==> flow/design.v (excerpt) <==
module tt_um_control_top #(
  parameter ADDRW = 24,
  parameter OPCODEW = 2,
  parameter REQ_QDEPTH = 4,
  parameter COMP_QDEPTH = 4
  ) (
    input  wire       ena,       
    input  wire       clk,       
    input  wire       rst_n,     
    input  wire [7:0] ui_in, 
    output wire [7:0] uo_out, 
    input  wire [7:0] uio_in,     
    output wire [7:0] uio_out, 
    output wire [7:0] uio_oe      
);
For scale: ~860 flip-flops, about 43 I/O pins, about 37000 µm² of cells after synthesis.
make LEC_CHECK=0 ABC_AREA=1 CAP_MARGIN=20 CORE_ASPECT_RATIO=0.51 CORE_MARGIN=2 CORE_UTILIZATION=71 CTS_CLUSTER_DIAMETER=236 HOLD_SLACK_MARGIN=-0.08 PLACE_DENSITY_LB_ADDON=0.3 SETUP_SLACK_MARGIN=0.18 SLEW_MARGIN=20 finish   # period 5.75 ns
run.sh (not shown) runs the stock make flow with config.mk's settings and CLKGATE_MAP_FILE=.
The first run ran to the end with no violations.
==> next run, changes <==
- CAP_MARGIN: 20 -> 0
- PLACE_DENSITY_LB_ADDON: 0.3 -> 0.06
- clock period: 5.75 -> 4.7 ns (I/O delays scaled with it)
The changed run completed with no timing, DRC or antenna violations. Worst setup slack loses 0.14 ns. Power is higher by 20%. Wire length is lower by 1.5%. Register-to-register slack loses 0.58 ns. Final area barely changes. Cell count barely changes.
==> next run, changes <==
- ABC_AREA: 1 -> not set
- CAP_MARGIN: 0 -> 20
- CORE_ASPECT_RATIO: 0.51 -> not set
- CORE_UTILIZATION: 71 -> 40
- CTS_CLUSTER_DIAMETER: 236 -> not set
- HOLD_SLACK_MARGIN: -0.08 -> not set
- PLACE_DENSITY_LB_ADDON: 0.06 -> not set
- SETUP_SLACK_MARGIN: 0.18 -> not set
- clock period: 4.7 -> 10.0 ns (I/O delays scaled with it)
The new run finished clean.
Hold slack is better by 0.16 ns.
Clock skew stays flat.
Cell count goes down by 20%.
Count of clock-buffer cells in the layout goes up by 30.
Routed wire length goes down by 17%.
Setup slack is better by 3.7 ns.
Synthesized cell count goes down by 36%.
Utilization goes down by 32 points.
==> next run, changes <==
- CORE_UTILIZATION: 40 -> 8
- clock period: 10.0 -> 14.7 ns (I/O delays scaled with it)
After rerunning: Design area came out higher by about a fifth. Non-clock buffer count came out higher by 3. Clock power came out lower by a quarter to a third. Synthesized cell count stays the same. Via count came out lower slightly. Routed wire length came out higher slightly. Worst setup slack improved by 3.8 ns.


## rev 12
Starting RTL as in the previous note.
clock: 3.58 ns
lec_check: 0
cap_margin: 20
core_margin: 2
core_utilization: 72
cts_cluster_diameter: 66
cts_cluster_size: 14
hold_slack_margin: -0.07
place_density: 0.36
setup_slack_margin: 0.87
slew_margin: 40
tns_end_percent: 5
Rev 12 went all the way through the flow, and no timing, DRC or antenna check failed.
Input-level comparison between rev 13 and rev 12:
Settings: ABC_AREA: unset -> 1; CTS_CLUSTER_DIAMETER: 66 -> unset; PLACE_DENSITY: 0.36 -> unset; SLEW_MARGIN: 40 -> 20; SETUP_SLACK_MARGIN: 0.87 -> unset; CORE_UTILIZATION: 72 -> 71; HOLD_SLACK_MARGIN: -0.07 -> unset; TNS_END_PERCENT: 5 -> unset; CTS_CLUSTER_SIZE: 14 -> unset; the clock period (ns, I/O delays scaled along): 3.58 -> 4.64.
## What came out
Area used by sequential logic in the layout essentially unchanged between rev 12 and rev 13.
[compare] base=rev 12 new=rev 13: proportion of power drawn by combinational gates now sits higher, layout-stage area growth over the synthesis result now sits lower, via count now sits higher.


Starting RTL as in the previous note.
// tt_um_control_top
module tt_um_control_top #(
  parameter ADDRW = 24,
  parameter OPCODEW = 2,
  parameter REQ_QDEPTH = 4,
  parameter COMP_QDEPTH = 4
  ) (
    input  wire       ena,       
    input  wire       clk,       
    input  wire       rst_n,     
    input  wire [7:0] ui_in, 
    output wire [7:0] uo_out, 
    input  wire [7:0] uio_in,     
    output wire [7:0] uio_out, 
    output wire [7:0] uio_oe      
);
  wire [7:0] in_bus = ui_in | uio_in;
  wire mosi = in_bus[0];
  wire spi_clk = in_bus[1];
  wire cs_n = in_bus[2];
  wire bus_ready = in_bus[3];
  wire [2:0] ack_in = in_bus[6:4];   
  wire miso;
  wire [7:0] data_bus_out;
  wire data_bus_valid;
  wire [7:0] out_bus;
  assign out_bus[0] = miso;
  assign out_bus[6:1] = data_bus_out[6:1];
  assign out_bus[7] = data_bus_valid;
  assign uio_out = out_bus;
  assign uo_out = out_bus;
  assign uio_oe = 8'b0 & {8{&{1'b0, ena, in_bus[7], data_bus_out[7], data_bus_out[0], 
                              valid, serializer_err, curr_mode_top, counter_top}}};
  localparam AES_INSTRW = 3*ADDRW + OPCODEW;
  localparam SHA_INSTRW = 2*ADDRW + OPCODEW;
  wire valid;
  wire [OPCODEW-1:0] opcode;
  wire [ADDRW-1:0] key_addr;
  wire [ADDRW-1:0] text_addr;
  wire [ADDRW-1:0] dest_addr;
  wire req_q_valid;
  deserializer #(.ADDRW(ADDRW), .OPCODEW(OPCODEW)) 
  deserializer_inst(.clk(clk), .rst_n(rst_n), .spi_clk(spi_clk), .mosi(mosi), .cs_n(cs_n), 
  ...
Settings: LEC_CHECK=0, ABC_AREA=1, CAP_MARGIN=20, CORE_MARGIN=2, CORE_UTILIZATION=72, CTS_CLUSTER_DIAMETER=54, CTS_CLUSTER_SIZE=49, PLACE_DENSITY_LB_ADDON=0.04, SETUP_SLACK_MARGIN=0.9, SLEW_MARGIN=20; clock period 3.33 ns.
Change:
--- a/flow/config.mk
+++ b/flow/config.mk
@@ -12,2 +12,3 @@
-export CTS_CLUSTER_DIAMETER = 54
-export CTS_CLUSTER_SIZE = 49
+export CTS_CLUSTER_DIAMETER = 396
+export CTS_CLUSTER_SIZE = 14
+export HOLD_SLACK_MARGIN = -0.09
@@ -16 +17 @@
-export SLEW_MARGIN = 20
+export SLEW_MARGIN = 40
After rerunning:
- The new run finished with hold timing left
- critical path depth increases by 1
- final cell count barely changes
- worst setup slack gets better by 0.10 ns
- register-to-register slack gets better by 0.04 ns
- wire length increases slightly
- hold slack gets worse by 0.24 ns
Change:
--- a/flow/config.mk
+++ b/flow/config.mk
@@ -12,6 +12,2 @@
-export CTS_CLUSTER_DIAMETER = 396
-export CTS_CLUSTER_SIZE = 14
-export HOLD_SLACK_MARGIN = -0.09
-export PLACE_DENSITY_LB_ADDON = 0.04
-export SETUP_SLACK_MARGIN = 0.9
-export SLEW_MARGIN = 40
+export PLACE_DENSITY_LB_ADDON = 0.02
+export SLEW_MARGIN = 20
==> flow/constraint.sdc (replaced) <==
create_clock -name core_clock -period 5.48 [get_ports {clk}]
set_input_delay 1.0960 -clock core_clock [delete_from_list [all_inputs] [get_ports {clk}]]
set_output_delay 1.0960 -clock core_clock [all_outputs]
set_load 0.01 [all_outputs]
What happened: With this change the flow passed the timing, design-rule and antenna checks. Total power is lower by 37%. Routed wire length came out higher by 3.5%. Setup slack improved by 0.18 ns. Clock-buffer cell count came out higher by 23. Clock power shrinks by 25%. Design area goes down by 0.72%.
No activity file was given, so power comes from the tool's default toggle rates.
